## tundra
Design FAdd, start of the top module:
module FAdd(
    input rst,
    input clk,
    input  [31:0]               a,
    input  [31:0]               b,
    output reg [31:0]           c,
    output reg [2:0]           state
);
Size: ~1500 cells after synthesis, ~140 flip-flops, about 13000 um^2 of cells after synthesis.
clock: 10.0 ns
lec_check: 0
cap_margin: 20
core_margin: 2
core_utilization: 40
cts_cluster_diameter: 398
cts_cluster_size: 99
slew_margin: 20
tns_end_percent: 15
run.sh (not shown) runs the stock make flow with config.mk's settings and CLKGATE_MAP_FILE=.
Setup changes, tundra to quartz
Settings: SLEW_MARGIN now 10, was 20; TNS_END_PERCENT no longer set, was 15; CTS_CLUSTER_DIAMETER now 328, was 398; CELL_PAD_IN_SITES_GLOBAL_PLACEMENT now 2, previously not set; GPL_TIMING_DRIVEN now 0, previously not set; CTS_CLUSTER_SIZE no longer set, was 99; CORE_ASPECT_RATIO now 0.84, previously not set; CORE_UTILIZATION now 61, was 40.
Results
quartz did not finish; the tool stopped in global placement without I/O with error GPL-0301.
Re number of cells in the yosys synthesis report: no difference whatsoever between tundra and quartz.
Diff tundra -> quartz: die height went down by about 25%, number of cell rows went down by 18, die size went down by 34%.
For lagoon, these inputs were changed with respect to quartz:
Settings: clearing CELL_PAD_IN_SITES_GLOBAL_PLACEMENT, which used to be 2; clearing CORE_ASPECT_RATIO, which used to be 0.84; putting TNS_END_PERCENT at 65 where nothing was set; swapping 10 for 20 in SLEW_MARGIN; putting ABC_AREA at 1 where nothing was set; clearing CTS_CLUSTER_DIAMETER, which used to be 328; putting HOLD_SLACK_MARGIN at 0.3 where nothing was set; clearing GPL_TIMING_DRIVEN, which used to be 0; swapping 61 for 40 in CORE_UTILIZATION.
### Flow results
Of quartz and lagoon, only lagoon finishes the flow clean.
Initial cell density of the core: quartz and lagoon compared, higher one is quartz
lagoon ends up with a number of different library cells in the post-synthesis netlist that is about 40% lower than in quartz.
Multiplexer share of the synthesized area for lagoon is lower than for quartz.
Diff quartz -> lagoon: synthesized cell count saw an increase; aoi/oai-family share of the synthesized area decreased 13 points; combined area of all synthesized cells +2600 um^2.
Relative to quartz, the chip area line of the yosys report measured on lagoon has increased by more than 10%.
The following lists how juniper was set up differently from lagoon:
Settings: clearing TNS_END_PERCENT, which used to be 65; clearing ABC_AREA, which used to be 1; putting CTS_CLUSTER_DIAMETER at 400 where nothing was set; swapping 0.3 for 0.28 in HOLD_SLACK_MARGIN; putting CTS_CLUSTER_SIZE at 98 where nothing was set.
Notes after the runs:
Minimum clock period after layout up 140 ps in juniper wrt lagoon. Diff lagoon -> juniper: cell area after placement fell by 2600 um^2, non-clock buffer count picked up an extra about 2.7%, switching power shrank by 56%, power went down 2.3 mW.

---

raven:
The RTL this note starts from:
==> flow/design.v <==
module FAdd(
    input rst,
    input clk,
    input  [31:0]               a,
    input  [31:0]               b,
    output reg [31:0]           c,
    output reg [2:0]           state
);
    parameter NAN = 32'b01111111100000000000000000000001;  
    parameter ZERO = 32'b0;  
    wire a_s = a[31];
    wire b_s = b[31];
    wire [7:0] a_e = a[30:23];
    wire [7:0] b_e = b[30:23];
    wire [22:0] a_m = a[22:0];
    wire [22:0] b_m = b[22:0];
    wire a_e_max = a_e == 8'b11111111;
    wire b_e_max = b_e == 8'b11111111;
    wire a_e_min = a_e == 8'b0;
    wire b_e_min = b_e == 8'b0;
    wire a_m_min = a_m == 23'b0;
    wire b_m_min = b_m == 23'b0;
    wire a_inf = a_e_max & a_m_min;
    wire b_inf = b_e_max & b_m_min;
    wire a_nan = a_e_max & ~a_m_min;
    wire b_nan = b_e_max & ~b_m_min;
    wire a_zero = a_e_min & a_m_min;
    wire b_zero = b_e_min & b_m_min;
    wire a_denorm = a_e_min & ~a_m_min;
    wire b_denorm = b_e_min & ~b_m_min;
    wire inverse = (a_s ^ b_s) & (a_e == b_e) & (a_m == b_m);
    wire special_case = a_nan | b_nan | a_inf | b_inf | a_zero | b_zero | inverse;
    wire [31:0] special_output = (a_nan | b_nan) ? NAN :
    a_inf ? ((b_inf & (a_s ^ b_s)) ? NAN : a) :
    b_inf ? b :
    a_zero ? ((b_zero & (a_s ^ b_s) ? ZERO : b)) :
    b_zero ? a :
    inverse ? ZERO : 32'hffffffff;
    reg a_sign;
    reg b_sign;
    reg [26:0] a_add;
    reg [26:0] b_add;
    reg [7:0] a_exp;
    reg [7:0] b_exp;
    parameter READ = 3'd0,
    ALIGN = 3'd1,
    ADD = 3'd2,
    NORM = 3'd3,
    DENORM = 3'd4,
    ROUND = 3'd5,
    PACK = 3'd6,
    OUTPUT = 3'd7;
    reg c_sign;
    reg[27:0] c_add;
    reg[7:0] c_exp;
always @(posedge clk) begin
if (!rst) begin
    state <= READ;
end
else begin
case (state)
READ: begin
    a_sign <= a_s;
    b_sign <= b_s;
    a_add <= {~a_denorm, a_m, 3'b0};
    b_add <= {~b_denorm, b_m, 3'b0};
    a_exp <= a_denorm ? 8'b1 : a_e;
    b_exp <= b_denorm ? 8'b1 : b_e;
    c <= special_output;
    state <= special_case ? OUTPUT : ALIGN;
end
ALIGN: begin
    if (a_exp > b_exp) begin
        b_exp <= b_exp + 1;
        b_add <= b_add >> 1;
        b_add[0] <= b_add[0] | b_add[1];  
    end else if (a_exp < b_exp) begin
        a_exp <= a_exp + 1;
        a_add <= a_add >> 1;
        a_add[0] <= a_add[0] | a_add[1];
    end else begin
        state <= ADD;
    end
end
ADD: begin
    c_exp <= a_exp;
    if (a_sign == b_sign) begin
        c_add <= a_add + b_add;
        c_sign <= a_sign;
    end else if (a_add > b_add) begin
        c_add <= a_add - b_add;
        c_sign <= a_sign;
    end else begin
        c_add <= b_add - a_add;
        c_sign <= b_sign;
    end
    state <= NORM;
end
NORM: begin
    if (c_add[27]) begin  
        c_exp <= c_exp + 1;
        c_add <= c_add >> 1;
        c_add[0] <= c_add[0] | c_add[1];
    end else if (~c_add[26] & c_exp != 8'b0) begin  
        c_exp <= c_exp - 1;
        c_add <= c_add << 1;
    end else begin
        state <= DENORM;
    end
end
DENORM: begin
    if (c_exp == 8'b0) begin  
        c_exp <= c_exp + 1;
        c_add <= c_add >> 1;
        c_add[0] <= c_add[0] | c_add[1];
    end
    state <= ROUND;
end
ROUND: begin
    if (c_add[2] & (c_add[1] | c_add[0] | c_add[3])) begin
        c_add <= c_add + 4'b1000;
    end
    state <= PACK;
end
PACK: begin
    c[31] <= c_sign;
    c[22:0] <= c_add[25:3];
    if (c_exp == 8'b11111111) begin  
        c[30:0] <= {8'b11111111, 23'b0};
    end else if (c_add[27]) begin  
        c[30:23] <= c_exp + 1;
    end else if (~c_add[26]) begin  
        c[30:23] <= c_exp - 1;
    end else begin
        c[30:23] <= c_exp;
    end
    state <= OUTPUT;
end
OUTPUT: begin
end
endcase
end
end
endmodule
Settings: LEC_CHECK=0, ABC_AREA=1, CAP_MARGIN=0, CORE_MARGIN=2, CORE_UTILIZATION=72, CTS_CLUSTER_DIAMETER=350, CTS_CLUSTER_SIZE=96, PLACE_DENSITY=0.37, SETUP_SLACK_MARGIN=0.46, SLEW_MARGIN=20; clock period 3.06 ns.
raven got as far as global routing (5_1_grt), where a tool error ended the run.
Here is what was changed in the inputs of indigo compared with raven.
==> flow/config.mk <==
export PLATFORM = sky130hd
export DESIGN_NAME = FAdd
export DESIGN_NICKNAME = FAdd
export VERILOG_FILES = /design/flow/design.v
export SDC_FILE = /design/flow/constraint.sdc
export NUM_CORES = 4
export LEC_CHECK = 0
export CAP_MARGIN = 20
export CORE_MARGIN = 2
export CORE_UTILIZATION = 72
export CTS_CLUSTER_DIAMETER = 384
export CTS_CLUSTER_SIZE = 100
export PLACE_DENSITY = 0.37
export SETUP_SLACK_MARGIN = -0.69
export SLEW_MARGIN = 20
==> flow/constraint.sdc <==
create_clock -name core_clock -period 7.16 [get_ports {clk}]
set_input_delay 1.4320 -clock core_clock [delete_from_list [all_inputs] [get_ports {clk}]]
set_output_delay 1.4320 -clock core_clock [all_outputs]
set_load 0.01 [all_outputs]
Notes after the runs:
Number of buffers inserted by post-CTS setup repair ends up higher on raven. In the metrics for raven and indigo, the one carrying the lower area of the core is indigo. indigo was carried through to the last stage, and its layout satisfied the timing, DRC and antenna checks. Re parity-gate share of the synthesized area counting xor and xnor cells: indigo is 2.5 points up on raven. Synthesized area on indigo is down relative to raven. indigo vs. raven: complex-gate fraction of the synthesized area now larger, total nets after synthesis now smaller, horizontal die dimension now smaller, weighted congestion reported at the end of routability-driven placement now smaller. Delta (indigo minus raven): simple-gate share of the synthesized area lost 18 points; initial standard-cell utilization of the core lost 0.78 points; synthesis area per yosys lost 2600 sq um.
> inputs changed (indigo -> willow)
-- flow/config.mk --
<<< indigo, line 9
export CORE_MARGIN = 2
export CORE_UTILIZATION = 72
export CTS_CLUSTER_DIAMETER = 384
export CTS_CLUSTER_SIZE = 100
export PLACE_DENSITY = 0.37
export SETUP_SLACK_MARGIN = -0.69
export SLEW_MARGIN = 20
>>> willow, line 9
export CORE_MARGIN = 2
export CORE_UTILIZATION = 69
export SETUP_SLACK_MARGIN = 0.56
export SLEW_MARGIN = 20
==> flow/constraint.sdc <==
create_clock -name core_clock -period 4.2 [get_ports {clk}]
set_input_delay 0.8400 -clock core_clock [delete_from_list [all_inputs] [get_ports {clk}]]
set_output_delay 0.8400 -clock core_clock [all_outputs]
set_load 0.01 [all_outputs]
==> comparison <==
- Post-layout period usage of the worst path: lower on indigo
- Between indigo and willow, the flow reports final cell count without fillers increasing by a few percent.
- Run comparison: willow cell with the largest stage delay on the worst path a21oi_1; indigo cell with the largest stage delay on the worst path a31o_1
- Looking at synthesis-to-finish area growth, willow sits above indigo.
Here is what was changed in the inputs of xenon compared with willow.
-- flow/config.mk --
<<< willow, line 9
export CORE_MARGIN = 2
export CORE_UTILIZATION = 69
export SETUP_SLACK_MARGIN = 0.56
export SLEW_MARGIN = 20
>>> xenon, line 9
export CORE_MARGIN = 2
export CORE_UTILIZATION = 72
export CTS_CLUSTER_DIAMETER = 377
export CTS_CLUSTER_SIZE = 100
export SLEW_MARGIN = 20
==> flow/constraint.sdc <==
create_clock -name core_clock -period 7.16 [get_ports {clk}]
set_input_delay 1.4320 -clock core_clock [delete_from_list [all_inputs] [get_ports {clk}]]
set_output_delay 1.4320 -clock core_clock [all_outputs]
set_load 0.01 [all_outputs]
### Flow results
willow → xenon: fraction of area in registers went up; worst ir drop on vdd went down; synthesis-to-finish area growth went down.
Input changes introduced in nickel (baseline for comparison: xenon):
-- flow/config.mk --
<<< xenon, line 10
export CORE_UTILIZATION = 72
export CTS_CLUSTER_DIAMETER = 377
export CTS_CLUSTER_SIZE = 100
export SLEW_MARGIN = 20
>>> nickel, line 10
export CORE_UTILIZATION = 72
export CTS_CLUSTER_DIAMETER = 27
export HOLD_SLACK_MARGIN = -0.09
export PLACE_DENSITY_LB_ADDON = 0.24
export SLEW_MARGIN = 20
==> flow/constraint.sdc <==
create_clock -name core_clock -period 3.66 [get_ports {clk}]
set_input_delay 0.7320 -clock core_clock [delete_from_list [all_inputs] [get_ports {clk}]]
set_output_delay 0.7320 -clock core_clock [all_outputs]
set_load 0.01 [all_outputs]
Results
- Taking xenon as the reference point, the slack of the critical path of nickel falls by 2140 ps.
- From the logs: nickel reached the end of the flow and failed the layout checks with setup timing.
- In the final reports, the cell area of nickel is larger than that of xenon.
- Worst stage delay on the critical path, nickel and xenon, lower one = nickel.
- nickel vs xenon, worst-path cell with the longest stage delay: o31ai_1 vs a31o_1
- Summary of the comparison: final routed wirelength across all metal layers is higher in nickel, relative to xenon.
No activity file was given, so power comes from the tool's default toggle rates.
